==> yarrow: inputs <==
==> flow/design.v <==
module ALU (A, B, ALU_Sel, ALU_Out, Carryout, Overflow);
parameter ADD  = 0;
parameter SUB  = 1;
parameter MUL_HIGH = 2;
parameter MUL_LOW = 3;
input [31:0] A;
input [31:0] B;
input [3:0] ALU_Sel;
output [31:0] ALU_Out;
output Carryout;
output Overflow;
reg[31:0] ALU_32Result;
reg[63:0] ALU_64Result;
always @(*)
begin
    ALU_32Result = 32'h00000000;
    ALU_64Result = 64'h0000000000000000;
    case(ALU_Sel)
        ADD:        ALU_32Result = A + B;
        SUB:        ALU_32Result = A - B;
        MUL_HIGH:	ALU_64Result = A * B;
        MUL_LOW:	ALU_64Result = A * B;
        default:
        begin
            ALU_32Result = 32'h00000000;
            ALU_64Result = 64'h0000000000000000;
        end
    endcase
end
assign ALU_Out = (ALU_Sel == MUL_LOW)? ALU_64Result[31:0]: (ALU_Sel == MUL_HIGH)? ALU_64Result[63:32]:ALU_32Result[31:0];
assign Carryout = 1'b0;
assign Overflow = 1'b0;
endmodule
module alu_top (
    input             clk,
    input      [31:0] A,
    input      [31:0] B,
    input      [3:0]  ALU_Sel,
    output reg [31:0] ALU_Out,
    output reg        Carryout,
    output reg        Overflow
);
reg [31:0] a_q, b_q;
reg [3:0]  sel_q;
wire [31:0] out_d;
wire        carry_d, ovf_d;
ALU u_alu (
    .A(a_q), .B(b_q), .ALU_Sel(sel_q),
    .ALU_Out(out_d), .Carryout(carry_d), .Overflow(ovf_d)
);
always @(posedge clk) begin
    a_q      <= A;
    b_q      <= B;
    sel_q    <= ALU_Sel;
    ALU_Out  <= out_d;
    Carryout <= carry_d;
    Overflow <= ovf_d;
end
endmodule
==> flow/run.sh <==
#!/bin/bash
# the make line also repeats each setting of config.mk as NAME=value (left out here)
make -C /OpenROAD-flow-scripts/flow DESIGN_CONFIG=/design/flow/config.mk WORK_HOME=/design/flow/orfs CLKGATE_MAP_FILE= finish
==> flow/config.mk <==
export PLATFORM = sky130hd
export DESIGN_NAME = alu_top
export DESIGN_NICKNAME = alu_top
export VERILOG_FILES = /design/flow/design.v
export SDC_FILE = /design/flow/constraint.sdc
export NUM_CORES = 4
export LEC_CHECK = 0
export CAP_MARGIN = 20
export CORE_ASPECT_RATIO = 0.5
export CORE_MARGIN = 2
export CORE_UTILIZATION = 72
export CTS_CLUSTER_DIAMETER = 323
export CTS_CLUSTER_SIZE = 100
export SLEW_MARGIN = 20
==> flow/constraint.sdc <==
create_clock -name core_clock -period 6.12 [get_ports {clk}]
set_input_delay 1.2240 -clock core_clock [delete_from_list [all_inputs] [get_ports {clk}]]
set_output_delay 1.2240 -clock core_clock [all_outputs]
set_load 0.01 [all_outputs]
==> inputs of zinc, as changes to yarrow <==
Settings changed: CORE_ASPECT_RATIO 0.5 to default, CTS_CLUSTER_DIAMETER 323 to default, CTS_CLUSTER_SIZE 100 to 50, HOLD_SLACK_MARGIN from default to -0.08, PLACE_DENSITY from default to 0.64, SETUP_SLACK_MARGIN from default to -0.15.
==> flow/constraint.sdc (replaced) <==
create_clock -name core_clock -period 6.73 [get_ports {clk}]
set_input_delay 1.3460 -clock core_clock [delete_from_list [all_inputs] [get_ports {clk}]]
set_output_delay 1.3460 -clock core_clock [all_outputs]
set_load 0.01 [all_outputs]
==> inputs of quartz, as changes to yarrow <==
Settings changed: CORE_ASPECT_RATIO 0.5 to default, CTS_CLUSTER_DIAMETER 323 to default, CTS_CLUSTER_SIZE 100 to 40, HOLD_SLACK_MARGIN from default to 0.3, PLACE_DENSITY from default to 0.65.
==> flow/constraint.sdc (replaced) <==
create_clock -name core_clock -period 6.23 [get_ports {clk}]
set_input_delay 1.2460 -clock core_clock [delete_from_list [all_inputs] [get_ports {clk}]]
set_output_delay 1.2460 -clock core_clock [all_outputs]
set_load 0.01 [all_outputs]
==> run summary <==
fresh numbers from the pnr run: Placeable Area approximately 0.053 mm2, placed insts 5296, # Post-CTS Setup Buffers 29, status complete, but fails checks, Final Setup Violations 32, PnR worst setup slack -1.446 ns, Post-CTS Resized 156, DP Wirelength approximately 100000 um, Layout Check Fails setup timing
# the run above: quartz

==> run summary <==
fresh numbers from the pnr run: met1 usage 56.31%, Layout Check Fails setup timing, Placeable Area 0.05255 mm2, Post-CTS Resized 267, clk buf depth 2, status complete, but fails checks, PnR worst setup slack -0.8259 ns, antenna-violating nets left 0, Final Setup Violations 32, DP Wirelength about 98000 um
# the run above: zinc

==> run summary <==
run results: Placeable Area between 0.05 and 0.06 mm2, area fraction in compound gates 6.396%, DP Wirelength approximately 100000 um, Seq/Total Area, Yosys roughly 5.2%, placed insts approximately 5300, # Post-CTS Setup Buffers 31, DIE WIDTH 330.2 um, most frequent cells after synthesis 899 x inv_1, 897 x fa_1, 580 x and2_1, # IOs 103, status aborted with a tool error, Post-CTS Resized 201, halt point of the flow global routing (5_1_grt)
# the run above: yarrow

